==> flow/design.v <==
module gift_shop_part1(
    input clk, 
    input rst,
    input [31:0] data_in,   
    input valid_in,         
    output ready,       
    output reg finished,
    output reg [63:0] result
);
    localparam LENGTH = 34; 
    localparam HEX_LENGTH = 40;
    reg [1:0] word_cnt;
    reg [79:0] range_buffer;
    reg range_ready;
    wire [HEX_LENGTH-1:0] range_start_in;
    wire [HEX_LENGTH-1:0] range_end_in;
    assign range_start_in = range_buffer[79:40];
    assign range_end_in = range_buffer[39:0];
    assign ready = !rst;  
    reg stage1_valid;
    reg [HEX_LENGTH-1:0] stage1_range_start;
    reg [HEX_LENGTH-1:0] stage1_range_end;
    reg [31:0] stage1_start_len;
    reg [31:0] stage1_end_len;
    reg stage2_valid;
    reg [HEX_LENGTH-1:0] stage2_range_start;
    reg [HEX_LENGTH-1:0] stage2_range_end;
    reg [31:0] stage2_start_len;
    reg stage3_valid;
    reg [39:0] stage3_high_nibbles_start, stage3_high_nibbles_end;
    reg [39:0] stage3_low_nibbles_start,  stage3_low_nibbles_end;
    reg [31:0] stage3_half_len;
    reg stage4_valid;
    reg [31:0] stage4_half_len;
    reg [319:0] stage4_t_fstart, stage4_t_fend;
    reg [319:0] stage4_t_sstart, stage4_t_send;
    reg stage5_valid;
    reg [31:0] stage5_half_len;
    reg [159:0] stage5_L1_fstart, stage5_L1_fend;
    reg [159:0] stage5_L1_sstart, stage5_L1_send;
    reg stage6_valid;
    reg [31:0] stage6_half_len;
    reg [31:0] stage6_f_start, stage6_f_end;
    reg [31:0] stage6_s_start, stage6_s_end;
    reg stage7_valid;
    reg stage7_range_valid;
    reg [31:0] stage7_half_start;
    reg [31:0] stage7_half_end;
    reg [31:0] stage7_half_len;
    wire [31:0] stage2_half_len_wire;
    reg stage8_valid;
    reg stage8_range_valid;
    reg [31:0] stage8_mul_const;
    reg [31:0] stage8_sum_const;
    reg [31:0] stage8_addition;
    reg [31:0] stage8_half_len;
    wire [31:0] stage7_sub_const;
    reg stage10_valid, stage10_range_valid;
    reg [63:0] stage10_prod_mid;    
    reg [31:0] stage10_addition_q; 
    reg [31:0] stage10_half_len_q;
    reg stage9_valid, stage9_range_valid;
    reg [63:0] stage9_prod_partial;
    reg [31:0] stage9_addition_q;
    reg [31:0] stage9_half_len_q;
    reg [63:0] stage12_factor;
    reg  stage11_valid;
    reg stage11_range_valid;
    reg [63:0] stage11_immediate_sum;
    reg [31:0] stage11_half_len;
    reg stage12_valid, stage12_range_valid;
    reg [63:0] stage12_immediate_sum;
    reg stage13_valid, stage13_range_valid;
    reg [63:0] stage13_prod_partial;
    reg stage14_valid;
    reg stage14_range_valid;
    reg [63:0] stage14_result;
    reg [63:0] sum;
    reg [31:0] ranges_completed;
    function [31:0] length;
        input [HEX_LENGTH-1:0] number;
        begin
            if(number[39:36] != 0) length = 32'd10;
            else if(number[35:32] != 0) length = 32'd9;
            else if(number[31:28] != 0) length = 32'd8;
            else if(number[27:24] != 0) length = 32'd7;
            else if(number[23:20] != 0) length = 32'd6;
            else if(number[19:16] != 0) length = 32'd5;
            else if(number[15:12] != 0) length = 32'd4;
            else if(number[11:8] != 0) length = 32'd3;
            else if(number[7:4] != 0) length = 32'd2;
            else length = 32'd1;
        end
    endfunction
    function [319:0] extract_decimal_stage1; 
        input [39:0] bcd;
        input [31:0] num_digits;
        reg [31:0] t0, t1, t2, t3, t4, t5, t6, t7, t8, t9;
        begin
            t0 = (num_digits >= 1) ? bcd[3:0] : 32'd0;
            t1 = (num_digits >= 2) ? bcd[7:4] * 10 : 32'd0;
            t2 = (num_digits >= 3) ? bcd[11:8] * 100 : 32'd0;
            t3 = (num_digits >= 4) ? bcd[15:12] * 1000 : 32'd0;
            t4 = (num_digits >= 5) ? bcd[19:16] * 10000 : 32'd0;
            t5 = (num_digits >= 6) ? bcd[23:20] * 100000 : 32'd0;
            t6 = (num_digits >= 7) ? bcd[27:24] * 1000000 : 32'd0;
            t7 = (num_digits >= 8) ? bcd[31:28] * 10000000 : 32'd0;
            t8 = (num_digits >= 9) ? bcd[35:32] * 100000000 : 32'd0;
            t9 = (num_digits >= 10) ? bcd[39:36] * 1000000000 : 32'd0;
            extract_decimal_stage1 = {t9, t8, t7, t6, t5, t4, t3, t2, t1, t0};
        end
    endfunction
    function [159:0] extract_decimal_stage2; 
        input [319:0] stage1_output;  
        reg [31:0] t0, t1, t2, t3, t4, t5, t6, t7, t8, t9;
        reg [31:0] sum_L1_0, sum_L1_1, sum_L1_2, sum_L1_3, sum_L1_4;
        begin
            t0 = stage1_output[31:0];
            t1 = stage1_output[63:32];
            t2 = stage1_output[95:64];
            t3 = stage1_output[127:96];
            t4 = stage1_output[159:128];
            t5 = stage1_output[191:160];
            t6 = stage1_output[223:192];
            t7 = stage1_output[255:224];
            t8 = stage1_output[287:256];
            t9 = stage1_output[319:288];
            sum_L1_0 = t0 + t1;
            sum_L1_1 = t2 + t3;
            sum_L1_2 = t4 + t5;
            sum_L1_3 = t6 + t7;
            sum_L1_4 = t8 + t9;
            extract_decimal_stage2 = {sum_L1_4, sum_L1_3, sum_L1_2, sum_L1_1, sum_L1_0};
        end
    endfunction
    function [31:0] extract_decimal_stage3;
        input [159:0] stage2_output; 
        reg [31:0] sum_L1_0, sum_L1_1, sum_L1_2, sum_L1_3, sum_L1_4;
        reg [31:0] sum_L2_0, sum_L2_1, sum_L2_2;
        begin
            sum_L1_0 = stage2_output[31:0];
            sum_L1_1 = stage2_output[63:32];
            sum_L1_2 = stage2_output[95:64];
            sum_L1_3 = stage2_output[127:96];
            sum_L1_4 = stage2_output[159:128];
            sum_L2_0 = sum_L1_0 + sum_L1_1;
            sum_L2_1 = sum_L1_2 + sum_L1_3;
            sum_L2_2 = sum_L1_4;
            extract_decimal_stage3 = sum_L2_0 + sum_L2_1 + sum_L2_2;
        end
    endfunction
    function [63:0] power_ten;
        input [31:0] exp;
        begin
            case(exp)
                0: power_ten = 64'd1;
                1: power_ten = 64'd10;
                2: power_ten = 64'd100;
                3: power_ten = 64'd1000;
                4: power_ten = 64'd10000;
                5: power_ten = 64'd100000;
                default: power_ten = 64'd1;
            endcase
        end
    endfunction
    localparam CHUNK1 = 2'd0;
    localparam CHUNK2 = 2'd1;
    localparam CHUNK3 = 2'd2;
    always @(posedge clk) begin
        if (rst) begin
            word_cnt <= 0;
            range_ready <= 0;
        end else begin
            range_ready <= 0;
            if (valid_in && ready) begin
                case(word_cnt)
                    CHUNK1: begin
                        range_buffer[31:0] <= data_in;
                        word_cnt <= 2'd1;
                    end
                    CHUNK2: begin
                        range_buffer[63:32] <= data_in;
                        word_cnt <= 2'd2;
                    end
                    CHUNK3: begin
                        range_buffer[79:64] <= data_in[15:0];
                        range_ready <= 1;
                        word_cnt <= 2'd0;
                    end
                endcase
            end
        end
    end
    always @(posedge clk) begin
        if (rst) begin
            stage1_valid <= 0;
        end else begin
            if (range_ready) begin
                stage1_valid <= 1;
                stage1_range_start <= range_start_in;
                stage1_range_end <= range_end_in;
                stage1_start_len <= length(range_start_in);
                stage1_end_len <= length(range_end_in);
            end else begin
                stage1_valid <= 0;
            end
        end
    end
    always @(posedge clk) begin
        if (rst) begin
            stage2_valid <= 0;
        end else begin
            if (stage1_valid) begin
                if (stage1_start_len[0] == 1'b1 && stage1_end_len[0] == 1'b1 && 
                    stage1_start_len >= stage1_end_len) begin
                    stage2_range_start <= 40'h0000000002;
                    stage2_range_end <= 40'h0000000001;
                    stage2_start_len <= 32'd2;
                    stage2_valid <= 1;
                end else begin
                    if (stage1_start_len[0] == 1'b1) begin
                        stage2_range_start <= 40'h1 << (stage1_start_len << 2);
                        stage2_start_len <= stage1_start_len + 1;
                    end else begin
                        stage2_range_start <= stage1_range_start;
                        stage2_start_len <= stage1_start_len;
                    end
                    if (stage1_end_len[0] == 1'b1) begin 
                        stage2_range_end <= 40'h9999999999;
                    end else begin
                        stage2_range_end <= stage1_range_end;
                    end
                    stage2_valid <= 1;
                end
            end else begin
                stage2_valid <= 0;
            end
        end
    end
    assign stage2_half_len_wire = stage2_start_len >> 1;
    always @(posedge clk) begin
        if (rst) begin
            stage3_valid <= 0;
        end else begin
            stage3_valid <= stage2_valid;
            if (stage2_valid) begin
                stage3_half_len <= stage2_half_len_wire;
                stage3_high_nibbles_start <= stage2_range_start >> (stage2_half_len_wire << 2);
                stage3_high_nibbles_end <= stage2_range_end >> (stage2_half_len_wire << 2);
                stage3_low_nibbles_start <= stage2_range_start;
                stage3_low_nibbles_end <= stage2_range_end;
            end
        end
    end
    always @(posedge clk) begin
        if (rst) begin
            stage4_valid <= 0;
        end else begin
            stage4_valid <= stage3_valid;
            if (stage3_valid) begin
                stage4_half_len <= stage3_half_len;
                stage4_t_fstart <= extract_decimal_stage1(stage3_high_nibbles_start, stage3_half_len);
                stage4_t_fend <= extract_decimal_stage1(stage3_high_nibbles_end, stage3_half_len);
                stage4_t_sstart <= extract_decimal_stage1(stage3_low_nibbles_start, stage3_half_len);
                stage4_t_send <= extract_decimal_stage1(stage3_low_nibbles_end, stage3_half_len);
            end
        end
    end
    always @(posedge clk) begin
        if (rst) begin
            stage5_valid <= 0;
        end else begin
            stage5_valid <= stage4_valid;
            if (stage4_valid) begin
                stage5_half_len <= stage4_half_len;
                stage5_L1_fstart <= extract_decimal_stage2(stage4_t_fstart);
                stage5_L1_fend <= extract_decimal_stage2(stage4_t_fend);
                stage5_L1_sstart <= extract_decimal_stage2(stage4_t_sstart);
                stage5_L1_send <= extract_decimal_stage2(stage4_t_send);
            end
        end
    end
    always @(posedge clk) begin
        if (rst) begin
            stage6_valid <= 0;
        end else begin
            stage6_valid <= stage5_valid;
            if (stage5_valid) begin
                stage6_half_len <= stage5_half_len;
                stage6_f_start <= extract_decimal_stage3(stage5_L1_fstart);
                stage6_f_end <= extract_decimal_stage3(stage5_L1_fend);
                stage6_s_start <= extract_decimal_stage3(stage5_L1_sstart);
                stage6_s_end <= extract_decimal_stage3(stage5_L1_send);
            end
        end
    end
    always @(posedge clk) begin
        if (rst) begin
            stage7_valid <= 0;
            stage7_range_valid <= 0;
        end else begin
            stage7_valid <= stage6_valid;
            stage7_range_valid <= stage6_valid;
            if (stage6_valid) begin
                stage7_half_len <= stage6_half_len;
                stage7_half_start <= (stage6_s_start > stage6_f_start) ? (stage6_f_start + 1) : stage6_f_start;
                stage7_half_end <= (stage6_s_end < stage6_f_end) ? (stage6_f_end - 1) : stage6_f_end;
            end
        end
    end 
    assign stage7_sub_const = stage7_half_end - stage7_half_start;
    always @(posedge clk) begin
        if (rst) begin
            stage8_valid <= 0;
            stage8_range_valid <= 0;
        end else begin
            stage8_range_valid <= stage7_range_valid;
            if (stage7_valid && (stage7_half_end >= stage7_half_start)) begin
                stage8_sum_const <= stage7_half_start + stage7_half_end;
                stage8_half_len <= stage7_half_len;
                if (stage7_sub_const[0]) begin
                    stage8_addition <= 0;
                    stage8_mul_const <= (stage7_sub_const >> 1) + 1;
                end else begin
                    stage8_addition <= (stage7_half_start + stage7_half_end) >> 1;
                    stage8_mul_const <= stage7_sub_const >> 1;
                end
                stage8_valid <= 1;
            end else begin
                stage8_valid <= 0;
            end
        end
    end
    always @(posedge clk) begin
        if (rst) begin
            stage9_valid <= 0;
            stage9_range_valid <= 0;
        end else begin
            stage9_valid <= stage8_valid;
            stage9_range_valid <= stage8_range_valid;
            if (stage8_valid) begin
                stage9_prod_partial <= stage8_mul_const * stage8_sum_const;
                stage9_addition_q <= stage8_addition;
                stage9_half_len_q <= stage8_half_len;
            end
        end
    end
    always @(posedge clk) begin
        if (rst) begin
            stage10_valid <= 0;
            stage10_range_valid <= 0;
        end else begin
            stage10_valid <= stage9_valid;
            stage10_range_valid <= stage9_range_valid;
            if (stage9_valid) begin
                stage10_prod_mid <= stage9_prod_partial;
                stage10_addition_q <= stage9_addition_q;
                stage10_half_len_q <= stage9_half_len_q;
            end
        end
    end
    always @(posedge clk) begin
        if (rst) begin
            stage11_valid <= 0;
            stage11_range_valid <= 0;
        end else begin
            stage11_valid <= stage10_valid;
            stage11_range_valid <= stage10_range_valid;
            if (stage10_valid) begin
                stage11_immediate_sum <= stage10_prod_mid + stage10_addition_q;
                stage11_half_len <= stage10_half_len_q;
            end
        end
    end
    always @(posedge clk) begin
        if(rst) begin
            stage12_valid <= 0;
            stage12_range_valid <= 0;
        end else begin
            stage12_valid <= stage11_valid;
            stage12_range_valid <= stage11_range_valid;
            stage12_immediate_sum <= stage11_immediate_sum;
            stage12_factor <= power_ten(stage11_half_len) + 1;
        end
    end
    always @(posedge clk) begin
        if (rst) begin
            stage13_valid <= 0;
            stage13_range_valid <= 0;
        end else begin
            stage13_valid <= stage12_valid;
            stage13_range_valid <= stage12_range_valid;
            if (stage12_valid) begin
                stage13_prod_partial <= stage12_immediate_sum * stage12_factor;
            end
        end
    end
    always @(posedge clk) begin
        if (rst) begin
            stage14_valid <= 0;
            stage14_range_valid <= 0;
        end else begin
            stage14_valid <= stage13_valid;
            stage14_range_valid <= stage13_range_valid;
            if (stage13_valid) begin
                stage14_result <= stage13_prod_partial;
            end
        end
    end
    always @(posedge clk) begin
        if (rst) begin
            sum <= 0;
            finished <= 0;
            result <= 0;
            ranges_completed <= 0;
        end else begin
            if (stage14_valid) begin
                sum <= sum + stage14_result;
            end
            if (stage14_range_valid) begin
                ranges_completed <= ranges_completed + 1;
            end
            if (ranges_completed == LENGTH - 1 && stage14_range_valid && !finished) begin
                finished <= 1;
                result <= sum + (stage14_valid ? stage14_result : 64'd0);
            end
        end
    end
endmodule
==> flow/run.sh <==
#!/bin/bash
# the make line also repeats each setting of config.mk as NAME=value (left out here)
make -C /OpenROAD-flow-scripts/flow DESIGN_CONFIG=/design/flow/config.mk WORK_HOME=/design/flow/orfs CLKGATE_MAP_FILE= finish
==> flow/config.mk <==
export PLATFORM = sky130hd
export DESIGN_NAME = gift_shop_part1
export DESIGN_NICKNAME = gift_shop_part1
export VERILOG_FILES = /design/flow/design.v
export SDC_FILE = /design/flow/constraint.sdc
export NUM_CORES = 4
export LEC_CHECK = 0
export CAP_MARGIN = 20
export CORE_MARGIN = 2
export CORE_UTILIZATION = 62
export CTS_CLUSTER_SIZE = 97
export PLACE_DENSITY = 0.6
export SLEW_MARGIN = 20
==> flow/constraint.sdc <==
create_clock -name core_clock -period 5.89 [get_ports {clk}]
set_input_delay 1.1780 -clock core_clock [delete_from_list [all_inputs] [get_ports {clk}]]
set_output_delay 1.1780 -clock core_clock [all_outputs]
set_load 0.01 [all_outputs]
==> results of run 1 <==
-- what timing repair did --
action | 4_1_cts | 5_1_grt
hold endpoints to repair | 0 | 0
gates cloned | 7 | 3
hold buffers | 0 | 0
buffers inserted | 77 | 75
gates resized | 395 | 470
endpoints found under the setup margin | 106 | 107
pin swaps | 188 | 327
-- layout make-up --
class / instances / area (µm²) / share of cell area [%]
inverter: 2575 / 9670 / 4.37
antenna: 7 / 17.5 / 0.00792
timing repair buffer: 1223 / 11400 / 5.17
sequential: 2293 / 67000 / 30.3
tap: 4140 / 5180 / 2.34
clock inverter: 163 / 2110 / 0.953
multi-input combinational: 12700 / 119000 / 53.7
clock buffer: 312 / 7000 / 3.16
-- routing by layer --
metal  routed length (µm)  GRT usage, %
met3                29400          4.28
met4                17200          9.49
met5                  345             0
met2               229000          51.2
met1               214000          43.4
==> out/qor.txt, run 1 <==
core area: 312,000 µm²
die area: 318,000 µm²
routed vias/inst: 5.62
drt drc: 0
worst setup margin: -2.71 ns
initial drt markers: 9,141
clock skew: 0.119 ns
R2R depth: 33
critical path depth: 33
WP buf/inv: 9
Final Util: 70.9%
Synth area leader: edfxtp_1
largest net degree at the start of global routing: 119
Post-synth EDFFs: 2,107
Core Util at FP: 62.3%
first-pass GRT wire length: 765,000 µm
Post-Route WL: 490,000 µm
CTS tree: built
worst-path maximum fanout: 7
fin cells: 23,400
Critical Path End Type: register
Compound-Gate Fraction of Synth Area: 7.92%
Worst R2R Start: stage12_factor[7]$_DFFE_PN_
Seq group: 18.7 mW
Commonest cells post-synth: inv_1, ha_1, edfxtp_1, fa_1, nand2_1
startpoint types: register
sw frac: 35.0%
CTS H-tree depth: 5
ys flops: 2,293
Synth top cell by count: inv_1
worst vdd ir: 0.913 mV
Latency at later pin: 0.95 ns
Core Rows: 205
Final Setup Violations: 105
Cells after Synth: 18,100
Clk pin slew, worst setup/hold paths: 0.06 ns
Max stage delay cell, worst path: fa_1
Syn Area/Cell: 10.7 µm²
Cell Area, Placed: 207,000 µm²
Synth Flop Type: edfxtp_1
Dominant cell area share: 32.6%
Clk power: 17.1 mW
Die W: 564 µm
yosys stat area: 194,000 µm²
WP data required: 6.50 ns
Achievable Freq: 116 MHz
CP peak stage delay: 0.55 ns
max-cap check violation count: 0
dpl ws: -3.20 ns
Yosys warning count: 1
worst setup path end: stage13_prod_partial[55]$_DFFE_PP_
Setup TNS: -171.79 ns
P_comb: 37.2 mW
violated checks: negative setup slack
P&R area growth vs syn: 13.8%
simple share: 12.8%
syn_nets: 22,200
Mux cell area share: 0.685%
launch point of the worst path: stage12_factor[7]$_DFFE_PN_
P_sw: 25.6 mW
Worst Tran Pin Value: 1.10 ns
RSZ-0062 raised after global routing: true
Leak: 98.5 nW
Int Pwr: 47.5 mW
Pwr Density: 330 nW/µm²
Finished Cell Area: 221,000 µm²
Worst slew margin: 26.3%
Cell Area, Synth: 194,000 µm²
Inst Count DP: 22,800
yosys cell count: 18,100
max-slew violation count: 0
Post-Synth Adder-Cell Area: 33.2%
Tot Pwr: 73.1 mW
total tool warning count: 169
crit-path most repeated cell: fa_1
vias in the first global route: 134,000
Hold Path Class: register to register
status: finished with violations
DP Wirelength: 391,000 µm
Top Family by Delay on Critical Path: adder cells
ANT nets after route: 0
Top cells by area: edfxtp_1, fa_1, ha_1, inv_1, and2_1
total congestion overflow: 0
Fillers: 23,200
Crit path arrival time: 9.21 ns
vias: 131,000
Reg2Reg Setup Slack: -2.71 ns
Sequential Power Share: 25.6%
CTS buffer count: 266
Post-Synth XOR/XNOR Area: 4.78%
Tmin final: 8.60 ns
DIE HEIGHT: 564 µm
Post-synth seq share: 34.5%
Async SR Flop Fraction: 0%
Layout Nets: 23,100
CTS Buffer Depth: 4
R2R Path End: stage13_prod_partial[55]$_DFFE_PP_
combinational fraction of design power: 51.0%
Total GRT Usage: 31.2%
WL/cell: 21.0 µm
minimum hold slack: 0.373 ns
Main power group: combinational logic
hold_sp: stage5_L1_fend[0]$_DFFE_PP_
clock power share: 23.5%
boundary pin count: 101
WHS Endpoint: stage6_f_end[0]$_DFFE_PP_
root buf cell: clkbuf_16
dominant kind of combinational cell: adder cells
count of cell types in the netlist: 98
Final Hold Vio Count: 0
Final Cycle Share: 146%
initial antenna violation count: 19
IO Port Bufs: 100
clock sink count: 2,293
Hold Path Stages: 0
RePlAce Congestion: 0.909
drt pass-1 iters: 6
WS Path Type: register to register
==> run 2, diff against run 1 <==
Settings changed: CORE_UTILIZATION 62 to 71, CTS_CLUSTER_SIZE 97 to 24, SETUP_SLACK_MARGIN set to -0.05.
Clock period 5.89 ns to 6.33 ns, I/O delays scaled along.
==> out/qor.txt, run 2 <==
Tmin final: 8.65 ns (+0.0508 ns)
Seq group: 17.4 mW (-7%)
startpoint types: register
yosys cell count: 18,100 (unchanged)
Synth area leader: edfxtp_1
Yosys warning count: 1 (unchanged)
CTS Buffer Depth: 4 (unchanged)
P&R area growth vs syn: 12.6%
CP peak stage delay: 0.56 ns (about the same)
clock sink count: 2,293 (unchanged)
first-pass GRT wire length: 759,000 µm (-0.88%)
Core Util at FP: 71.2% (+8.9 points)
WHS Endpoint: stage12_immediate_sum[19]$_DFFE_PN_
CTS buffer count: 241 (-9.4%)
routed vias/inst: 5.90 (+5.0%)
max-slew violation count: 0 (unchanged)
critical path depth: 32 (-3.0%)
minimum hold slack: 0.370 ns (-0.00286 ns)
Post-synth EDFFs: 2,107 (unchanged)
clock power share: 21.7% (-1.8 points)
RSZ-0062 raised after global routing: true
Tot Pwr: 66.6 mW (-8.9%)
Worst Tran Pin Value: 1.08 ns (-0.0155 ns)
max-cap check violation count: 0 (unchanged)
DP Wirelength: 379,000 µm (-3.2%)
core area: 273,000 µm² (-13%)
Hold Path Stages: 0 (unchanged)
Final Hold Vio Count: 0 (unchanged)
Worst slew margin: 27.7% (+1.4 points)
crit-path most repeated cell: fa_1
P_comb: 34.7 mW (-6.7%)
Achievable Freq: 116 MHz (-0.59%)
boundary pin count: 101 (unchanged)
Final Util: 80.2% (+9.3 points)
Core Rows: 192 (-6.3%)
Reg2Reg Setup Slack: -2.32 ns (+0.39 ns)
Post-Synth Adder-Cell Area: 33.2% (unchanged)
largest net degree at the start of global routing: 157 (+32%)
vias in the first global route: 139,000 (+3.7%)
worst-path maximum fanout: 9 (+2)
simple share: 12.8% (unchanged)
WS Path Type: register to register
IO Port Bufs: 100 (unchanged)
Hold Path Class: register to register
initial antenna violation count: 15 (-4)
worst setup margin: -2.32 ns (+0.389 ns)
dpl ws: -2.73 ns (+0.473 ns)
Clk power: 14.4 mW (-16%)
vias: 134,000 (+2.2%)
Post-Route WL: 486,000 µm (-0.80%)
Final Cycle Share: 137% (-9.3 points)
Total GRT Usage: 35.1% (+3.9 points)
Post-Synth XOR/XNOR Area: 4.78% (unchanged)
clock skew: 0.121 ns (+0.00185 ns)
P_sw: 23.9 mW (-6.4%)
Mux cell area share: 0.685% (unchanged)
drt pass-1 iters: 6 (unchanged)
Compound-Gate Fraction of Synth Area: 7.92% (unchanged)
Async SR Flop Fraction: 0% (unchanged)
Max stage delay cell, worst path: fa_1
R2R depth: 32 (-3.0%)
Leak: 97.8 nW (-0.70%)
Latency at later pin: 0.99 ns (+0.04 ns)
Crit path arrival time: 9.30 ns (+0.09 ns)
Synth Flop Type: edfxtp_1
WL/cell: 21.4 µm (+1.9%)
yosys stat area: 194,000 µm² (unchanged)
sw frac: 35.9% (+0.95 points)
Critical Path End Type: register
DIE HEIGHT: 527 µm (-6.5%)
Worst R2R Start: stage12_immediate_sum[11]$_DFFE_PN_
Syn Area/Cell: 10.7 µm² (unchanged)
syn_nets: 22,200 (unchanged)
Post-synth seq share: 34.5% (unchanged)
Dominant cell area share: 32.6% (unchanged)
Top Family by Delay on Critical Path: adder cells
Top cells by area: edfxtp_1, fa_1, ha_1, inv_1, and2_1
initial drt markers: 10,600 (+16%)
Setup TNS: -133.23 ns (+38.56 ns)
RePlAce Congestion: 0.939 (+3.3%)
ANT nets after route: 0 (unchanged)
WP data required: 6.98 ns (+0.48 ns)
Final Setup Violations: 103 (-1.9%)
drt drc: 0 (unchanged)
status: finished with violations
Main power group: combinational logic
total tool warning count: 178 (+5.3%)
Commonest cells post-synth: inv_1, ha_1, edfxtp_1, fa_1, nand2_1
count of cell types in the netlist: 98 (unchanged)
launch point of the worst path: stage12_immediate_sum[11]$_DFFE_PN_
WP buf/inv: 8 (-1)
R2R Path End: stage13_prod_partial[63]$_DFFE_PP_
Layout Nets: 23,000 (-0.26%)
root buf cell: clkbuf_16
ys flops: 2,293 (unchanged)
Cells after Synth: 18,100 (unchanged)
Int Pwr: 42.7 mW (-10%)
CTS H-tree depth: 4 (-1)
Cell Area, Synth: 194,000 µm² (unchanged)
violated checks: negative setup slack
worst vdd ir: 0.934 mV (+2.3%)
CTS tree: built
Die W: 527 µm (-6.5%)
hold_sp: stage11_immediate_sum[19]$_DFFE_PP_
combinational fraction of design power: 52.2% (+1.2 points)
worst setup path end: stage13_prod_partial[63]$_DFFE_PP_
Pwr Density: 304 nW/µm² (-7.9%)
Synth top cell by count: inv_1
Clk pin slew, worst setup/hold paths: 0.07 ns (about the same)
die area: 278,000 µm² (-13%)
Sequential Power Share: 26.1% (+0.5 points)
dominant kind of combinational cell: adder cells
total congestion overflow: 0 (unchanged)
run 2: stage by stage:
| step | cells | instance area, µm² |
|---|---|---|
| after floorplan | 18100 | 194000 |
| after global placement | 22100 | 205000 |
| after detailed placement | 22100 | 205000 |
| after CTS | 22700 | 217000 |
| after global routing | 22700 | 219000 |
| final | 22800 | 219000 |
run 2: timing repair:
item | CTS | global route
buffers inserted | 131 | 76
gates resized | 558 | 284
pin swaps | 265 | 227
hold endpoints to repair | 0 | 0
cloned | 7 | 6
hold buffers | 0 | 0
setup endpoints to repair | 99 | 104
run 2: metal layers:
metal / part of all wire (%) / wire (µm) / vias to the layer above / track usage [%]
met4: 5.4 / 26300 / 14 / 15.7
met2: 48 / 235000 / 4707 / 59.6
met1: 39 / 189000 / 66300 / 44.3
met5: 0.016 / 76 / - / 0
met3: 7.3 / 35300 / 1296 / 5.82
li1: - / - / 62000 / -
run 2: layout make-up:
class	count	area, µm²
Tap cell	3589	4490
Clock inverter	151	1760
Sequential cell	2293	67000
Inverter	2575	9670
Antenna cell	4	10.0
Clock buffer	287	6240
Multi-Input combinational cell	12700	119000
Timing Repair Buffer	1187	11100
Fill cell	16900	54000
==> run 3, diff against run 2 <==
Settings changed: CORE_UTILIZATION 71 to 72, CTS_CLUSTER_DIAMETER set to 24, CTS_CLUSTER_SIZE 24 to 51, PLACE_DENSITY 0.6 to not set, PLACE_DENSITY_LB_ADDON set to 0.08, SETUP_SLACK_MARGIN -0.05 to 1.38.
Clock period 6.33 ns to 5.32 ns, I/O delays scaled along.
==> out/qor.txt, run 3 <==
yosys stat area: 194,000 µm² (unchanged)
WHS Endpoint: stage8_half_len[3]$_DFFE_PP_
CTS tree: built
Mux cell area share: 0.685% (unchanged)
Clk power: 38.3 mW (+170%)
Max stage delay cell, worst path: edfxtp_1
DIE HEIGHT: 524 µm (-0.69%)
Fillers: 12,400 (-26%)
ANT nets after route: 0 (unchanged)
IO Port Bufs: 100 (unchanged)
boundary pin count: 101 (unchanged)
Finished Cell Area: 233,000 µm² (+6.6%)
Register Area: 67,000 µm² (unchanged)
WL/cell: 24.0 µm (+12%)
Tmin final: 8.68 ns (+0.0273 ns)
CTS buffer count: 605 (+150%)
simple share: 12.8% (unchanged)
clock power share: 38.1% (+16 points)
WS Path Type: register to register
routed vias/inst: 6.18 (+4.7%)
crit-path most repeated cell: fa_1
Syn Area/Cell: 10.7 µm² (unchanged)
Cell Area, Synth: 194,000 µm² (unchanged)
drt pass-1 iters: 12 (+6)
Reg2Reg Setup Slack: -3.36 ns (-1.04 ns)
largest net degree at the start of global routing: 165 (+5.1%)
syn_nets: 22,200 (unchanged)
R2R Path End: stage9_prod_partial[63]$_DFFE_PP_
Post-synth seq share: 34.5% (unchanged)
hold buffers post-CTS: 0 (unchanged)
first-pass GRT wire length: 842,000 µm (+11%)
RePlAce Congestion: 0.953 (+1.4%)
DP Wirelength: 375,000 µm (-1.1%)
WP data required: 6.04 ns (-0.94 ns)
launch point of the worst path: stage8_sum_const[21]$_DFFE_PP_
Final Setup Violations: 114 (+11%)
Core Util at FP: 72.5% (+1.3 points)
startpoint types: register
R2R depth: 30 (-6.3%)
Top cells by area: edfxtp_1, fa_1, ha_1, inv_1, and2_1
max-slew violation count: 0 (unchanged)
Comb area: 119,000 µm² (about the same)
worst setup path end: stage9_prod_partial[63]$_DFFE_PP_
Cells after Synth: 18,100 (unchanged)
Die W: 524 µm (-0.69%)
critical path depth: 30 (-6.3%)
clock skew: 0.113 ns (-0.00791 ns)
initial antenna violation count: 28 (+13)
Hold Path Class: register to register
Critical Path End Type: register
Final Cycle Share: 163% (+26 points)
CP peak stage delay: 0.80 ns (+0.24 ns)
Main power group: combinational logic
P_comb: 41.5 mW (+20%)
Cell Area, Placed: 206,000 µm² (+0.29%)
hold_sp: stage7_half_len[3]$_DFFE_PP_
Post-synth EDFFs: 2,107 (unchanged)
Dominant cell area share: 32.6% (unchanged)
worst-path maximum fanout: 4 (-5)
Synth area leader: edfxtp_1
vias in the first global route: 153,000 (+10%)
Total GRT Usage: 39.7% (+4.6 points)
Pwr Density: 431 nW/µm² (+42%)
Clk pin slew, worst setup/hold paths: 0.04 ns (-0.03 ns)
Compound-Gate Fraction of Synth Area: 7.92% (unchanged)
Post-Synth Adder-Cell Area: 33.2% (unchanged)
Worst Tran Pin Value: 1.22 ns (+0.135 ns)
count of cell types in the netlist: 98 (unchanged)
max-cap check violation count: 0 (unchanged)
Layout Nets: 23,500 (+1.9%)
WP buf/inv: 9 (+1)
worst vdd ir: 1.05 mV (+13%)
Top Family by Delay on Critical Path: adder cells
Async SR Flop Fraction: 0% (unchanged)
root buf cell: clkbuf_16
vias: 145,000 (+8.1%)
ys flops: 2,293 (unchanged)
die area: 274,000 µm² (-1.4%)
Hold Path Stages: 0 (unchanged)
Commonest cells post-synth: inv_1, ha_1, edfxtp_1, fa_1, nand2_1
Final Hold Vio Count: 0 (unchanged)
Crit path arrival time: 9.39 ns (+0.09 ns)
Seq group: 20.8 mW (+20%)
CTS H-tree depth: 6 (+2)
Worst slew margin: 18.7% (-9.0 points)
RSZ-0062 raised after global routing: true
Setup TNS: -271.76 ns (-138.53 ns)
Yosys warning count: 1 (unchanged)
P_sw: 33.6 mW (+40%)
worst setup margin: -3.36 ns (-1.04 ns)
total tool warning count: 180 (+1.1%)
status: finished with violations
drt drc: 0 (unchanged)
P&R area growth vs syn: 20.1%
minimum hold slack: 0.337 ns (-0.0327 ns)
Worst R2R Start: stage8_sum_const[21]$_DFFE_PP_
Sequential Power Share: 20.6% (-5.5 points)
yosys cell count: 18,100 (unchanged)
Synth top cell by count: inv_1
Core Rows: 190 (-1.0%)
dominant kind of combinational cell: adder cells
CTS Buffer Depth: 4 (unchanged)
Post-Route WL: 564,000 µm (+16%)
Int Pwr: 67.0 mW (+57%)
total congestion overflow: 0 (unchanged)
Achievable Freq: 115 MHz (-0.32%)
Leak: 105 nW (+7.0%)
clock sink count: 2,293 (unchanged)
initial drt markers: 13,000 (+23%)
Latency at later pin: 1.07 ns (+0.08 ns)
Post-Synth XOR/XNOR Area: 4.78% (unchanged)
combinational fraction of design power: 41.3% (-11 points)
sw frac: 33.4% (-2.5 points)
Synth Flop Type: edfxtp_1
violated checks: negative setup slack
core area: 268,000 µm² (-1.7%)
[run 3: final cells by class]
| type | instances | share of cell area (%) |
|---|---|---|
| antenna | 21 | 0.0225 |
| multi-input combinational | 12700 | 50.8 |
| inverter | 2575 | 4.15 |
| clock inverter | 429 | 2.50 |
| clock buffer | 691 | 6.74 |
| sequential | 2293 | 28.7 |
| tap | 3552 | 1.90 |
| timing repair buffer | 1262 | 5.16 |
[run 3: what timing repair did]
action                     CTS  global route
pin swaps                  274           188
gates resized              531           309
cloned                      10             4
buffers inserted           112            76
setup endpoints to repair  437           592
[run 3: routing by layer]
metal	global-route usage, %	vias up	share of wire (%)	wire length (µm)
met5	0.0173	-	0.027	152
li1	-	63200	-	-
met1	45.4	70800	35	195000
met3	8.63	2935	9.1	51500
met4	25.7	22	8.2	46300
met2	67.7	8232	48	271000
[run 3: stage by stage]
stage                     cells  util, %  power (mW)  setup WS, ns
final                     23500     87.0         101         -3.36
after global routing      23500     87.0         105         -3.54
after CTS                 23400     86.2        93.6         -3.19
after detailed placement  22100     76.8        49.9         -3.77
after global placement    22100     76.8        49.0         -3.74
after floorplan           18100        -        38.9         -4.85
==> run 4, diff against run 3 <==
Settings changed: CORE_ASPECT_RATIO set to 1.0, CTS_CLUSTER_DIAMETER 24 to not set, CTS_CLUSTER_SIZE 51 to 13, PLACE_DENSITY_LB_ADDON 0.08 to 0.02, SETUP_SLACK_MARGIN 1.38 to -0.57, SLEW_MARGIN 20 to 40.
Clock period 5.32 ns to 5.92 ns, I/O delays scaled along.
==> out/qor.txt, run 4 <==
count of cell types in the netlist: 98 (unchanged)
Dominant cell area share: 32.6% (unchanged)
boundary pin count: 101 (unchanged)
DIE HEIGHT: 524 µm (unchanged)
R2R depth: 34 (+13%)
Worst slew margin: 32.4% (+14 points)
Post-Synth XOR/XNOR Area: 4.78% (unchanged)
Synth top cell by count: inv_1
yosys cell count: 18,100 (unchanged)
routed vias/inst: 5.93 (-4.0%)
Tmin final: 8.51 ns (-0.167 ns)
WHS Endpoint: stage12_valid$_SDFF_PP0_
worst setup margin: -2.59 ns (+0.767 ns)
Main power group: combinational logic
dominant kind of combinational cell: adder cells
drt pass-1 iters: 13 (+1)
Layout Nets: 23,000 (-1.9%)
Syn Area/Cell: 10.7 µm² (unchanged)
Hold Path Stages: 1 (+1)
Post-Route WL: 487,000 µm (-14%)
CTS H-tree depth: 4 (-2)
P_comb: 33.5 mW (-19%)
Crit path arrival time: 9.13 ns (-0.26 ns)
vias: 135,000 (-7.1%)
total congestion overflow: 0 (unchanged)
worst-path maximum fanout: 5 (+1)
Pwr Density: 309 nW/µm² (-28%)
Final Cycle Share: 144% (-19 points)
CP peak stage delay: 0.55 ns (-0.25 ns)
Sequential Power Share: 27.6% (+7.0 points)
syn_nets: 22,200 (unchanged)
drt drc: 0 (unchanged)
Total GRT Usage: 35.7% (-4.0 points)
IO Port Bufs: 100 (unchanged)
RePlAce Congestion: 0.953 (about the same)
ys flops: 2,293 (unchanged)
Worst R2R Start: stage12_factor[4]$_DFFE_PN_
root buf cell: clkbuf_16
status: finished with violations
hold_sp: stage11_valid$_SDFF_PP0_
fin cells: 22,700 (-3.2%)
largest net degree at the start of global routing: 164 (-0.61%)
Async SR Flop Fraction: 0% (unchanged)
Final Util: 81.2% (-5.8 points)
initial antenna violation count: 14 (-50%)
Cells after Synth: 18,100 (unchanged)
core area: 268,000 µm² (unchanged)
RSZ-0062 raised after global routing: true
simple share: 12.8% (unchanged)
Synth Flop Type: edfxtp_1
Yosys warning count: 1 (unchanged)
Compound-Gate Fraction of Synth Area: 7.92% (unchanged)
Post-Synth Adder-Cell Area: 33.2% (unchanged)
R2R Path End: stage13_prod_partial[56]$_DFFE_PP_
first-pass GRT wire length: 760,000 µm (-9.7%)
sw frac: 35.1% (+1.7 points)
WP data required: 6.54 ns (+0.50 ns)
Cell Area, Placed: 206,000 µm² (about the same)
Finished Cell Area: 218,000 µm² (-6.7%)
CTS buffer count: 245 (-60%)
launch point of the worst path: stage12_factor[4]$_DFFE_PN_
Reg2Reg Setup Slack: -2.59 ns (+0.77 ns)
WS Path Type: register to register
worst vdd ir: 0.790 mV (-25%)
worst setup path end: stage13_prod_partial[56]$_DFFE_PP_
combinational fraction of design power: 49.7% (+8.4 points)
Clk power: 15.2 mW (-60%)
Inst Count DP: 22,200 (+0.054%)
Int Pwr: 43.7 mW (-35%)
total tool warning count: 184 (+2.2%)
Cell Area, Synth: 194,000 µm² (unchanged)
Top cells by area: edfxtp_1, fa_1, ha_1, inv_1, and2_1
Critical Path End Type: register
violated checks: negative setup slack
Commonest cells post-synth: inv_1, ha_1, edfxtp_1, fa_1, nand2_1
Die W: 524 µm (unchanged)
die area: 274,000 µm² (unchanged)
P&R area growth vs syn: 12.0%
max-cap check violation count: 0 (unchanged)
Final Hold Vio Count: 0 (unchanged)
crit-path most repeated cell: fa_1
Synth area leader: edfxtp_1
Top Family by Delay on Critical Path: adder cells
Achievable Freq: 118 MHz (+2.0%)
DP Wirelength: 381,000 µm (+1.7%)
critical path depth: 34 (+13%)
Post-synth seq share: 34.5% (unchanged)
CTS tree: built
WL/cell: 21.4 µm (-11%)
Max stage delay cell, worst path: fa_1
startpoint types: register
Mux cell area share: 0.685% (unchanged)
Hold Path Class: register to register
clock power share: 22.6% (-16 points)
clock sink count: 2,293 (unchanged)
P_sw: 23.6 mW (-30%)
Post-synth EDFFs: 2,107 (unchanged)
vias in the first global route: 139,000 (-9.1%)
Worst Tran Pin Value: 1.01 ns (-0.205 ns)
Latency at later pin: 0.96 ns (-0.11 ns)
Seq group: 18.6 mW (-11%)
CTS Buffer Depth: 4 (unchanged)
Final Setup Violations: 106 (-7.0%)
initial drt markers: 10,300 (-21%)
WP buf/inv: 11 (+2)
Leak: 97.5 nW (-6.8%)
Clk pin slew, worst setup/hold paths: 0.08 ns (+0.04 ns)
max-slew violation count: 0 (unchanged)
Core Util at FP: 72.5% (unchanged)
Core Rows: 190 (unchanged)
clock skew: 0.0976 ns (-0.0151 ns)
ANT nets after route: 0 (unchanged)
yosys stat area: 194,000 µm² (unchanged)
run 4: metal layers:
layer / vias up / global-route usage (%) / wire (µm)
met5: - / 0 / 46
met4: 8 / 16.5 / 25800
met3: 1278 / 5.36 / 32400
met2: 4728 / 60.6 / 237000
met1: 66800 / 45.5 / 192000
li1: 62000 / - / -
run 4: layout make-up:
cell class,count,area (µm²)
Sequential cell,2293,67000
Clock inverter,149,1450
Antenna cell,22,55.1
Inverter,2575,9670
Timing Repair Buffer,1172,10800
Clock buffer,299,6430
Multi-Input combinational cell,12700,118000
Fill cell,16100,50400
Tap cell,3552,4440
run 4: what timing repair did:
action / 4_1_cts / 5_1_grt
hold buffers: 0 / 0
gates resized: 257 / 320
setup buffers: 64 / 67
setup endpoints to repair: 99 / 103
pin swaps: 84 / 150
gates cloned: 0 / 2
run 4: stage by stage:
step                setup slack [ns]  hold WS [ns]  setup TNS (ns)  power, mW
global placement               -3.02         0.400         -185.12       44.9
floorplan                      -4.37         0.400        -3980.72       34.9
finish                         -2.59         0.389         -186.30       67.3
global route                   -2.88         0.410         -205.35       71.3
detailed placement             -3.18         0.405         -194.40       45.7
CTS                            -2.56         0.398         -164.61       62.6
==> run 5, diff against run 4 <==
Settings changed: ABC_AREA set to 1, CAP_MARGIN 20 to 15, CELL_PAD_IN_SITES_DETAIL_PLACEMENT set to 2, CORE_ASPECT_RATIO 1.0 to 1.99, CORE_UTILIZATION 72 to 40, CTS_CLUSTER_SIZE 13 to 12, GPL_ROUTABILITY_DRIVEN set to 0, GPL_TIMING_DRIVEN set to 1, MAX_ROUTING_LAYER set to met4, PLACE_DENSITY_LB_ADDON 0.02 to not set, SETUP_SLACK_MARGIN -0.57 to 2.18, SLEW_MARGIN 40 to 0.
Clock period 5.92 ns to 7.43 ns, I/O delays scaled along.
==> out/qor.txt, run 5 <==
CTS Buffer Depth: 4 (unchanged)
Inst Count DP: 28,500 (+29%)
CTS buffer count: 236 (-3.7%)
tool error: [ERROR GRT-0116] Global routing finished with congestion. Check the congestion regions in the DRC Viewer.
Mux cell area share: 0.253% (-0.43 points)
Top cells by area: edfxtp_1, fa_1, ha_1, inv_1, nand2_1
yosys stat area: 199,000 µm² (+2.3%)
Total GRT Usage: 88.1%
Synth top cell by count: inv_1
dominant kind of combinational cell: adder cells
root buf cell: clkbuf_16
total congestion overflow: 20,100
Core Util at FP: 40.1% (-32 points)
Compound-Gate Fraction of Synth Area: 7.59% (-0.34 points)
clock sink count: 2,293 (unchanged)
boundary pin count: 101 (unchanged)
Post-Synth XOR/XNOR Area: 3.64% (-1.1 points)
Cells after Synth: 21,300 (+18%)
syn_nets: 25,400 (+15%)
Synth Flop Type: edfxtp_1
Commonest cells post-synth: inv_1, nand2_1, ha_1, edfxtp_1, fa_1
Die W: 504 µm (-3.8%)
Post-synth seq share: 33.7% (-0.79 points)
Synth area leader: edfxtp_1
Cell Area, Synth: 199,000 µm² (+2.3%)
yosys cell count: 21,300 (+18%)
IO Port Bufs: 100 (unchanged)
status: aborted with a tool error
Dominant cell area share: 31.8% (-0.74 points)
DP Wirelength: 957,000 µm (+150%)
Async SR Flop Fraction: 0% (unchanged)
CTS H-tree depth: 4 (unchanged)
Syn Area/Cell: 9.32 µm² (-13%)
die area: 503,000 µm² (+84%)
Post-synth EDFFs: 2,107 (unchanged)
Core Rows: 365 (+92%)
DIE HEIGHT: 999 µm (+91%)
ys flops: 2,293 (unchanged)
simple share: 12.3% (-0.49 points)
stopping stage: global routing
core area: 496,000 µm² (+85%)
Post-Synth Adder-Cell Area: 32.5% (-0.76 points)
count of cell types in the netlist: 69 (-30%)
Yosys warning count: 1 (unchanged)
dpl ws: -2.64 ns (+0.538 ns)
hold buffers post-CTS: 0 (unchanged)
run 5: repair_timing:
action	4_1_cts
gates cloned	9
gates resized	1532
setup endpoints to repair	305
setup buffers	228
pin swaps	409
run 5: stage by stage:
stage | hold slack, ns | setup TNS (ns) | area [µm²] | util [%]
2_1_floorplan | 0.388 | -2154.89 | 199000 | -
3_3_place_gp | 0.395 | -41.86 | 215000 | 43.4
3_5_place_dp | 0.407 | -153.65 | 215000 | 43.4
4_1_cts | 0.367 | -76.67 | 231000 | 46.5
run 5: layer usage:
metal,overflow,track usage (%)
met1,666,81.0
met2,15000,107
met3,617,72.0
met4,3794,90.8
met5,-,-
==> run 6, diff against run 5 <==
Settings changed: ABC_AREA 1 to not set, CAP_MARGIN 15 to 20, CELL_PAD_IN_SITES_DETAIL_PLACEMENT 2 to 1, CELL_PAD_IN_SITES_GLOBAL_PLACEMENT set to 0, CORE_ASPECT_RATIO 1.99 to 0.54, CORE_MARGIN 2 to 6, CORE_UTILIZATION 40 to 66, CTS_CLUSTER_DIAMETER set to 127, CTS_CLUSTER_SIZE 12 to not set, GPL_ROUTABILITY_DRIVEN 0 to not set, GPL_TIMING_DRIVEN 1 to 0, MAX_ROUTING_LAYER met4 to not set, PLACE_DENSITY set to 0.93, SETUP_SLACK_MARGIN 2.18 to -0.48, SLEW_MARGIN 0 to 20, TNS_END_PERCENT set to 10.
Clock period 7.43 ns to 11.1 ns, I/O delays scaled along.
==> out/qor.txt, run 6 <==
status: aborted with a tool error
stopping stage: clock tree synthesis
tool error: [ERROR DPL-0033] detailed placement checks failed during check placement.
count of cell types in the netlist: 98 (+42%)
DIE HEIGHT: 411 µm (-59%)
syn_nets: 22,200 (-13%)
Commonest cells post-synth: inv_1, ha_1, edfxtp_1, fa_1, nand2_1
Synth Flop Type: edfxtp_1
Post-Synth Adder-Cell Area: 33.2% (+0.76 points)
Core Rows: 145 (-60%)
Post-synth seq share: 34.5% (+0.79 points)
DP Wirelength: 895,000 µm (-6.5%)
Core Util at FP: 66.8% (+27 points)
Top cells by area: edfxtp_1, fa_1, ha_1, inv_1, and2_1
Synth top cell by count: inv_1
dominant kind of combinational cell: adder cells
Yosys warning count: 1 (unchanged)
Mux cell area share: 0.685% (+0.43 points)
Syn Area/Cell: 10.7 µm² (+15%)
Async SR Flop Fraction: 0% (unchanged)
Dominant cell area share: 32.6% (+0.74 points)
Post-synth EDFFs: 2,107 (unchanged)
Compound-Gate Fraction of Synth Area: 7.92% (+0.34 points)
Synth area leader: edfxtp_1
dpl ws: -1.73 ns (+0.917 ns)
boundary pin count: 101 (unchanged)
Post-Synth XOR/XNOR Area: 4.78% (+1.1 points)
IO Port Bufs: 100 (unchanged)
die area: 308,000 µm² (-39%)
ys flops: 2,293 (unchanged)
Die W: 750 µm (+49%)
Cells after Synth: 18,100 (-15%)
RePlAce Congestion: 1.33
yosys cell count: 18,100 (-15%)
Cell Area, Synth: 194,000 µm² (-2.3%)
core area: 291,000 µm² (-41%)
yosys stat area: 194,000 µm² (-2.3%)
simple share: 12.8% (+0.49 points)
-- run 6: metrics by stage --
stage	area, µm²	cells	hold WS, ns
floorplan	194000	18100	0.400
global placement	200000	22100	0.401
detailed placement	203000	22200	0.405
==> run 7, diff against run 6 <==
Settings changed: CAP_MARGIN 20 to 35, CELL_PAD_IN_SITES_DETAIL_PLACEMENT 1 to not set, CELL_PAD_IN_SITES_GLOBAL_PLACEMENT 0 to not set, CORE_ASPECT_RATIO 0.54 to 1.08, CORE_MARGIN 6 to 2, CORE_UTILIZATION 66 to 72, CTS_CLUSTER_DIAMETER 127 to not set, CTS_CLUSTER_SIZE set to 50, GPL_TIMING_DRIVEN 0 to not set, HOLD_SLACK_MARGIN set to 0.29, PLACE_DENSITY 0.93 to not set, PLACE_DENSITY_LB_ADDON set to 0.0, SETUP_SLACK_MARGIN -0.48 to 2.78, SLEW_MARGIN 20 to 10, TNS_END_PERCENT 10 to 65.
Clock period 11.1 ns to 9.42 ns, I/O delays scaled along.
==> out/qor.txt, run 7 <==
worst-path maximum fanout: 6
Dominant cell area share: 32.6% (unchanged)
Synth top cell by count: inv_1
max-cap check violation count: 0
Worst slew margin: 33.6%
RSZ-0062 raised after global routing: true
total tool warning count: 179
Synth Flop Type: edfxtp_1
IO Port Bufs: 100 (unchanged)
yosys cell count: 18,100 (unchanged)
Final Cycle Share: 92.2%
Tmin final: 8.68 ns
Hold Path Class: register to register
R2R Path End: stage13_prod_partial[63]$_DFFE_PP_
root buf cell: clkbuf_16
Die W: 504 µm (-33%)
crit-path most repeated cell: fa_1
Commonest cells post-synth: inv_1, ha_1, edfxtp_1, fa_1, nand2_1
WP data required: 10.07 ns
vias in the first global route: 138,000
Final Hold Vio Count: 0
yosys stat area: 194,000 µm² (unchanged)
initial drt markers: 9,326
Hold Path Stages: 0
Main power group: combinational logic
Achievable Freq: 115 MHz
Pwr Density: 181 nW/µm²
Critical Path End Type: register
largest net degree at the start of global routing: 160
routed vias/inst: 5.92
WL/cell: 21.2 µm
CTS buffer count: 239
P_sw: 13.6 mW
hold_sp: stage13_prod_partial[51]$_DFFE_PP_
P_comb: 17.1 mW
total congestion overflow: 0
Total GRT Usage: 34.4%
worst setup path end: stage13_prod_partial[63]$_DFFE_PP_
dpl ws: 0.138 ns (+1.87 ns)
CTS tree: built
hold buffers post-CTS: 0
Post-Synth Adder-Cell Area: 33.2% (unchanged)
Compound-Gate Fraction of Synth Area: 7.92% (unchanged)
drt drc: 0
Layout Nets: 22,500
Reg2Reg Setup Slack: 0.74 ns
Worst Tran Pin Value: 0.990 ns
Syn Area/Cell: 10.7 µm² (unchanged)
ANT nets after route: 0
die area: 274,000 µm² (-11%)
clock power share: 25.7%
Cell Area, Synth: 194,000 µm² (unchanged)
Seq group: 11.7 mW
Async SR Flop Fraction: 0% (unchanged)
Post-synth seq share: 34.5% (unchanged)
Post-Synth XOR/XNOR Area: 4.78% (unchanged)
Synth area leader: edfxtp_1
Top cells by area: edfxtp_1, fa_1, ha_1, inv_1, and2_1
CP peak stage delay: 0.52 ns
critical path depth: 35
DIE HEIGHT: 544 µm (+32%)
boundary pin count: 101 (unchanged)
Max stage delay cell, worst path: fa_1
drt pass-1 iters: 8
Final Util: 79.5%
first-pass GRT wire length: 738,000 µm
syn_nets: 22,200 (unchanged)
CTS Buffer Depth: 4
Core Util at FP: 72.2% (+5.5 points)
Fillers: 16,800
Mux cell area share: 0.685% (unchanged)
launch point of the worst path: stage12_factor[8]$_DFFE_PN_
clock sink count: 2,293
Core Rows: 198 (+37%)
Crit path arrival time: 9.33 ns
initial antenna violation count: 11
Inst Count DP: 21,500 (-3.3%)
dominant kind of combinational cell: adder cells
DP Wirelength: 361,000 µm (-60%)
Final Setup Violations: 0
Latency at later pin: 0.94 ns
Post-synth EDFFs: 2,107 (unchanged)
simple share: 12.8% (unchanged)
CTS H-tree depth: 4
ys flops: 2,293 (unchanged)
max-slew violation count: 0
Yosys warning count: 1 (unchanged)
Leak: 95.2 nW
Clk power: 9.95 mW
worst vdd ir: 0.434 mV
worst setup margin: 0.737 ns
WP buf/inv: 11
Int Pwr: 25.2 mW
Clk pin slew, worst setup/hold paths: 0.06 ns
P&R area growth vs syn: 10.0%
core area: 269,000 µm² (-7.5%)
Sequential Power Share: 30.2%
Post-Route WL: 472,000 µm
fin cells: 22,300
Cells after Synth: 18,100 (unchanged)
Worst R2R Start: stage12_factor[8]$_DFFE_PN_
WHS Endpoint: stage14_result[51]$_DFFE_PP_
R2R depth: 35
combinational fraction of design power: 44.2%
count of cell types in the netlist: 98 (unchanged)
vias: 132,000
startpoint types: register
WS Path Type: register to register
Top Family by Delay on Critical Path: adder cells
sw frac: 35.0%
clock skew: 0.0922 ns
RePlAce Congestion: 0.930 (-30%)
status: no timing/DRC/antenna violations
==> run 7: layout make-up <==
class	instances	area, µm²	share of cell area (%)
Inverter	2575	9670	4.52
Timing Repair Buffer	698	6910	3.23
Multi-Input combinational cell	12700	118000	55.0
Sequential cell	2293	67000	31.3
Clock buffer	279	6190	2.90
Tap cell	3600	4500	2.11
Antenna cell	6	15.0	0.00702
Clock inverter	158	1980	0.927
==> run 7: repair_timing <==
action                                  4_1_cts  5_1_grt
resized                                     405      213
setup buffers                               248       58
gates cloned                                  8        2
endpoints found under the setup margin       98      101
pin swaps                                   192      112
==> run 7: routing by layer <==
layer | up-vias | track usage [%] | share of wire (%)
met4 | 2 | 20.7 | 7.1
met1 | 65000 | 38.8 | 36
met3 | 1560 | 4.19 | 5.2
li1 | 61000 | - | -
met5 | - | 0 | 0.0028
met2 | 4294 | 62.6 | 51
==> run 7: per-stage QoR <==
| stage | area, µm² | total power, mW | hold WS (ns) | TNS, ns |
|---|---|---|---|---|
| after floorplan | 194000 | 21.9 | 0.400 | -1009.25 |
| after global placement | 200000 | 25.3 | 0.400 | 0 |
| after detailed placement | 200000 | 25.6 | 0.405 | 0 |
| after CTS | 212000 | 36.7 | 0.367 | 0 |
| after global routing | 214000 | 41.1 | 0.384 | 0 |
| final | 214000 | 38.8 | 0.372 | 0 |
==> run 8, diff against run 7 <==
Settings changed: ABC_AREA set to 1, CAP_MARGIN 35 to 10, CELL_PAD_IN_SITES_DETAIL_PLACEMENT set to 2, CELL_PAD_IN_SITES_GLOBAL_PLACEMENT set to 2, CORE_ASPECT_RATIO 1.08 to 0.67, CORE_UTILIZATION 72 to 18, CTS_CLUSTER_SIZE 50 to 75, GPL_TIMING_DRIVEN set to 0, HOLD_SLACK_MARGIN 0.29 to -0.05, MAX_ROUTING_LAYER set to met4, MIN_ROUTING_LAYER set to met2, PLACE_DENSITY_LB_ADDON 0.0 to 0.19, SETUP_SLACK_MARGIN 2.78 to 1.47, SLEW_MARGIN 10 to 5, TNS_END_PERCENT 65 to 20.
Clock period 9.42 ns to 5.92 ns, I/O delays scaled along.
==> out/qor.txt, run 8 <==
status: finished with violations
violated checks: max-capacitance violations, max-slew violations, negative setup slack
boundary pin count: 101 (unchanged)
Final Cycle Share: 147% (+55 points)
Total GRT Usage: 30.3% (-4.1 points)
CTS Buffer Depth: 5 (+1)
Die W: 1290 µm (+160%)
drt pass-1 iters: 8 (unchanged)
total congestion overflow: 0 (unchanged)
DP Wirelength: 857,000 µm (+140%)
Final Hold Vio Count: 0 (unchanged)
Commonest cells post-synth: inv_1, nand2_1, ha_1, edfxtp_1, fa_1
P&R area growth vs syn: 24.5%
Max stage delay cell, worst path: fa_2
Cell Area, Placed: 222,000 µm² (+11%)
Cells after Synth: 21,300 (+18%)
DIE HEIGHT: 864 µm (+59%)
Synth area leader: edfxtp_1
WL/cell: 28.5 µm (+34%)
crit-path most repeated cell: fa_1
IO Port Bufs: 100 (unchanged)
CTS buffer count: 306 (+28%)
Core Rows: 316 (+60%)
Compound-Gate Fraction of Synth Area: 7.59% (-0.34 points)
Synth Flop Type: edfxtp_1
CP peak stage delay: 0.55 ns (+0.03 ns)
core area: 1,100,000 µm² (+310%)
Clk power: 19.8 mW (+99%)
worst setup path end: stage13_prod_partial[63]$_DFFE_PP_
R2R Path End: stage13_prod_partial[63]$_DFFE_PP_
Pwr Density: 387 nW/µm² (+110%)
drt drc: 0 (unchanged)
ANT nets after route: 0 (unchanged)
critical path depth: 31 (-11%)
Crit path arrival time: 9.37 ns (+0.04 ns)
Achievable Freq: 115 MHz (about the same)
WP data required: 6.61 ns (-3.46 ns)
Critical Path End Type: register
Top Family by Delay on Critical Path: adder cells
Post-Synth Adder-Cell Area: 32.5% (-0.76 points)
Worst Tran Pin Value: 1.57 ns (+0.576 ns)
Yosys warning count: 1 (unchanged)
Post-Route WL: 1,090,000 µm (+130%)
Cell Area, Synth: 199,000 µm² (+2.3%)
Worst slew margin: -4.77% (-38 points)
routed vias/inst: 5.70 (-3.7%)
Hold Path Class: register to register
first-pass GRT wire length: 1,470,000 µm (+99%)
worst vdd ir: 1.09 mV (+150%)
root buf cell: clkbuf_16
WP buf/inv: 12 (+1)
Core Util at FP: 18.0% (-54 points)
yosys cell count: 21,300 (+18%)
Setup TNS: -200.14 ns (-200.14 ns)
Hold Path Stages: 0 (unchanged)
Main power group: combinational logic
worst setup margin: -2.77 ns (-3.50 ns)
initial antenna violation count: 37 (+26)
Worst R2R Start: stage12_factor[6]$_DFFE_PN_
syn_nets: 25,400 (+15%)
CTS tree: built
simple share: 12.3% (-0.49 points)
yosys stat area: 199,000 µm² (+2.3%)
Finished Cell Area: 248,000 µm² (+16%)
count of cell types in the netlist: 69 (-30%)
RSZ-0062 raised after global routing: true
total tool warning count: 166 (-7.3%)
startpoint types: register
WHS Endpoint: stage12_immediate_sum[35]$_DFFE_PN_
Async SR Flop Fraction: 0% (unchanged)
Final Setup Violations: 124 (+124)
dpl ws: -5.28 ns (-5.42 ns)
clock sink count: 2,293 (unchanged)
vias: 218,000 (+65%)
Sequential Power Share: 19.4% (-11 points)
Latency at later pin: 1.17 ns (+0.23 ns)
Tmin final: 8.69 ns (+0.00278 ns)
Int Pwr: 53.1 mW (+110%)
Clk pin slew, worst setup/hold paths: 0.07 ns (about the same)
hold_sp: stage11_immediate_sum[35]$_DFFE_PP_
Top cells by area: edfxtp_1, fa_1, ha_1, inv_1, nand2_1
max-slew violation count: 7 (+7)
worst-path maximum fanout: 8 (+2)
Layout Nets: 26,500 (+18%)
ys flops: 2,293 (unchanged)
clock power share: 20.7% (-5.0 points)
P_comb: 57.5 mW (+240%)
initial drt markers: 22,300 (+140%)
Seq group: 18.6 mW (+59%)
Dominant cell area share: 31.8% (-0.74 points)
Synth top cell by count: inv_1
P_sw: 42.9 mW (+220%)
CTS H-tree depth: 5 (+1)
clock skew: 0.185 ns (+0.0928 ns)
combinational fraction of design power: 59.9% (+16 points)
die area: 1,110,000 µm² (+310%)
dominant kind of combinational cell: adder cells
Mux cell area share: 0.253% (-0.43 points)
max-cap check violation count: 2 (+2)
WS Path Type: register to register
vias in the first global route: 261,000 (+89%)
Post-synth EDFFs: 2,107 (unchanged)
R2R depth: 31 (-11%)
Syn Area/Cell: 9.32 µm² (-13%)
Post-synth seq share: 33.7% (-0.79 points)
largest net degree at the start of global routing: 57 (-64%)
Leak: 113 nW (+19%)
Post-Synth XOR/XNOR Area: 3.64% (-1.1 points)
launch point of the worst path: stage12_factor[6]$_DFFE_PN_
Reg2Reg Setup Slack: -2.77 ns (-3.50 ns)
RePlAce Congestion: 0.987 (+6.1%)
sw frac: 44.7% (+9.7 points)
-- run 8: timing repair --
action / in CTS / in global routing
hold buffers: 0 / 0
pin swaps: 133 / 366
hold endpoints to repair: 0 / 0
gates cloned: 8 / 3
buffers inserted: 254 / 243
endpoints found under the setup margin: 406 / 608
gates resized: 1095 / 1339
-- run 8: metal layers --
| layer | global-route usage (%) | part of all wire (%) | routed length (µm) |
|---|---|---|---|
| met1 | - | 0 | 0 |
| met2 | 27.7 | 42 | 457000 |
| met3 | 50.9 | 55 | 602000 |
| met4 | 2.22 | 2.5 | 27400 |
| met5 | - | 0 | 0 |
-- run 8: final cells by class --
type	count	area [µm²]
buffer	529	4700
clock inverter	157	1680
fill	124000	856000
multi-input combinational	13700	118000
tap	14800	18500
clock buffer	363	8100
inverter	4802	18100
sequential	2293	67000
timing repair buffer	804	9940
antenna	709	1770
-- run 8: metrics by stage --
stage / instances / total power, mW / util (%) / hold WS, ns
finish: 38200 / 96.0 / 22.4 / 0.334
global route: 37600 / 101 / 22.3 / 0.367
CTS: 37200 / 79.3 / 21.6 / 0.340
detailed placement: 36400 / 49.4 / 20.1 / 0.402
global placement: 36200 / 49.3 / 19.8 / 0.401
floorplan: 21300 / 36.4 / - / 0.388
==> run 9, diff against run 8 <==
Settings changed: ABC_AREA 1 to not set, CAP_MARGIN 10 to 5, CELL_PAD_IN_SITES_DETAIL_PLACEMENT 2 to not set, CELL_PAD_IN_SITES_GLOBAL_PLACEMENT 2 to 1, CORE_ASPECT_RATIO 0.67 to not set, CORE_UTILIZATION 18 to 72, CTS_CLUSTER_DIAMETER set to 135, CTS_CLUSTER_SIZE 75 to 25, GPL_TIMING_DRIVEN 0 to not set, HOLD_SLACK_MARGIN -0.05 to not set, MAX_ROUTING_LAYER met4 to not set, MIN_ROUTING_LAYER met2 to not set, PLACE_DENSITY set to 0.95, PLACE_DENSITY_LB_ADDON 0.19 to not set, SETUP_SLACK_MARGIN 1.47 to 1.17, SLEW_MARGIN 5 to 30, TNS_END_PERCENT 20 to not set.
Clock period 5.92 ns to 7.95 ns, I/O delays scaled along.
==> out/qor.txt, run 9 <==
status: finished with violations
violated checks: negative setup slack
launch point of the worst path: stage12_factor[6]$_DFFE_PN_
Final Util: 79.0% (+57 points)
IO Port Bufs: 100 (unchanged)
CP peak stage delay: 0.59 ns (+0.04 ns)
Clk power: 6.48 mW (-67%)
Hold Path Stages: 0 (unchanged)
RSZ-0062 raised after global routing: true
CTS tree: built
Hold Path Class: register to register
Async SR Flop Fraction: 0% (unchanged)
Final Cycle Share: 109% (-38 points)
Latency at later pin: 0.92 ns (-0.25 ns)
Post-synth EDFFs: 2,107 (unchanged)
dpl ws: -1.29 ns (+3.99 ns)
Critical Path End Type: register
Achievable Freq: 115 MHz (+0.15%)
drt pass-1 iters: 8 (unchanged)
die area: 274,000 µm² (-75%)
simple share: 12.8% (+0.49 points)
Dominant cell area share: 32.6% (+0.74 points)
largest net degree at the start of global routing: 169 (+200%)
Cells after Synth: 18,100 (-15%)
vias: 132,000 (-39%)
Leak: 94.4 nW (-16%)
Tmin final: 8.67 ns (-0.0134 ns)
Fillers: 17,200 (-86%)
clock sink count: 2,293 (unchanged)
Total GRT Usage: 34.9% (+4.6 points)
sw frac: 36.5% (-8.2 points)
first-pass GRT wire length: 742,000 µm (-50%)
startpoint types: register
yosys cell count: 18,100 (-15%)
Seq group: 13.8 mW (-26%)
combinational fraction of design power: 55.7% (-4.2 points)
Mux cell area share: 0.685% (+0.43 points)
clock skew: 0.0924 ns (-0.0926 ns)
yosys stat area: 194,000 µm² (-2.3%)
initial antenna violation count: 18 (-51%)
Clk pin slew, worst setup/hold paths: 0.11 ns (+0.04 ns)
Tot Pwr: 45.8 mW (-52%)
Crit path arrival time: 9.28 ns (-0.09 ns)
R2R depth: 33 (+6.5%)
P_sw: 16.7 mW (-61%)
Inst Count DP: 21,900 (-40%)
Die W: 524 µm (-59%)
Synth top cell by count: inv_1
Finished Cell Area: 212,000 µm² (-14%)
CTS buffer count: 108 (-65%)
Synth Flop Type: edfxtp_1
dominant kind of combinational cell: adder cells
Max stage delay cell, worst path: fa_1
Post-Synth XOR/XNOR Area: 4.78% (+1.1 points)
CTS H-tree depth: 3 (-2)
Post-Route WL: 474,000 µm (-56%)
P&R area growth vs syn: 9.03%
max-slew violation count: 0 (-7)
RePlAce Congestion: 0.946 (-4.1%)
Layout Nets: 22,700 (-14%)
Cell Area, Placed: 204,000 µm² (-7.8%)
WL met3: 30,000 µm (-95%)
initial drt markers: 9,755 (-56%)
Top cells by area: edfxtp_1, fa_1, ha_1, inv_1, and2_1
critical path depth: 33 (+6.5%)
Int Pwr: 29.1 mW (-45%)
hold_sp: stage8_addition[15]$_SDFFCE_PP0P_
Worst Tran Pin Value: 1.07 ns (-0.491 ns)
P_comb: 25.5 mW (-56%)
clock power share: 14.1% (-6.6 points)
total tool warning count: 186 (+12%)
total congestion overflow: 0 (unchanged)
WHS Endpoint: stage9_addition_q[15]$_DFFE_PP_
vias in the first global route: 136,000 (-48%)
ys flops: 2,293 (unchanged)
WS Path Type: register to register
DP Wirelength: 376,000 µm (-56%)
drt drc: 0 (unchanged)
core area: 268,000 µm² (-76%)
Reg2Reg Setup Slack: -0.72 ns (+2.04 ns)
WL/cell: 21.3 µm (-25%)
Final Setup Violations: 40 (-68%)
worst setup margin: -0.723 ns (+2.04 ns)
Cell Area, Synth: 194,000 µm² (-2.3%)
Setup TNS: -12.85 ns (+187.29 ns)
syn_nets: 22,200 (-13%)
met2 WL: 232,000 µm (-49%)
Post-Synth Adder-Cell Area: 33.2% (+0.76 points)
Pwr Density: 216 nW/µm² (-44%)
Commonest cells post-synth: inv_1, ha_1, edfxtp_1, fa_1, nand2_1
DR top layer: met5
Main power group: combinational logic
R2R Path End: stage13_prod_partial[56]$_DFFE_PP_
worst vdd ir: 0.607 mV (-44%)
boundary pin count: 101 (unchanged)
minimum hold slack: 0.398 ns (+0.0638 ns)
Sequential Power Share: 30.2% (+11 points)
routed vias/inst: 5.92 (+3.9%)
fin cells: 22,200 (-42%)
worst-path maximum fanout: 8 (unchanged)
Worst R2R Start: stage12_factor[6]$_DFFE_PN_
Syn Area/Cell: 10.7 µm² (+15%)
WP buf/inv: 9 (-3)
WP data required: 8.56 ns (+1.95 ns)
Core Util at FP: 72.5% (+54 points)
Yosys warning count: 1 (unchanged)
DIE HEIGHT: 524 µm (-39%)
CTS Buffer Depth: 4 (-1)
Worst slew margin: 28.3% (+33 points)
Post-synth seq share: 34.5% (+0.79 points)
routed length on met1: 184,000 µm (+184,000 µm)
max-cap check violation count: 0 (-2)
crit-path most repeated cell: fa_1
worst setup path end: stage13_prod_partial[56]$_DFFE_PP_
count of cell types in the netlist: 98 (+42%)
root buf cell: clkbuf_16
Core Rows: 190 (-40%)
Final Hold Vio Count: 0 (unchanged)
Synth area leader: edfxtp_1
Compound-Gate Fraction of Synth Area: 7.92% (+0.34 points)
ANT nets after route: 0 (unchanged)
Top Family by Delay on Critical Path: adder cells
-- run 9: what timing repair did --
| action | in CTS | in global routing |
|---|---|---|
| gates cloned | 11 | 1 |
| endpoints found under the setup margin | 89 | 96 |
| resized | 296 | 372 |
| pin swaps | 183 | 288 |
| hold buffers | 0 | 0 |
| buffers inserted | 64 | 64 |
-- run 9: final cells by class --
cell class / instances / area (µm²) / area share (%)
clock buffer: 163 / 2990 / 1.41
multi-input combinational: 12700 / 118000 / 55.7
antenna: 4 / 10.0 / 0.00472
clock inverter: 9 / 128 / 0.0602
tap: 3552 / 4440 / 2.10
sequential: 2293 / 67000 / 31.6
timing repair buffer: 989 / 9530 / 4.50
inverter: 2575 / 9670 / 4.56
-- run 9: layer usage --
layer	vias up	GRT usage, %
li1	61100	-
met1	64900	43.5
met2	4463	59.9
met3	1239	5.02
met4	8	17.2
met5	-	0
Power is estimated from default activity; no workload was simulated.
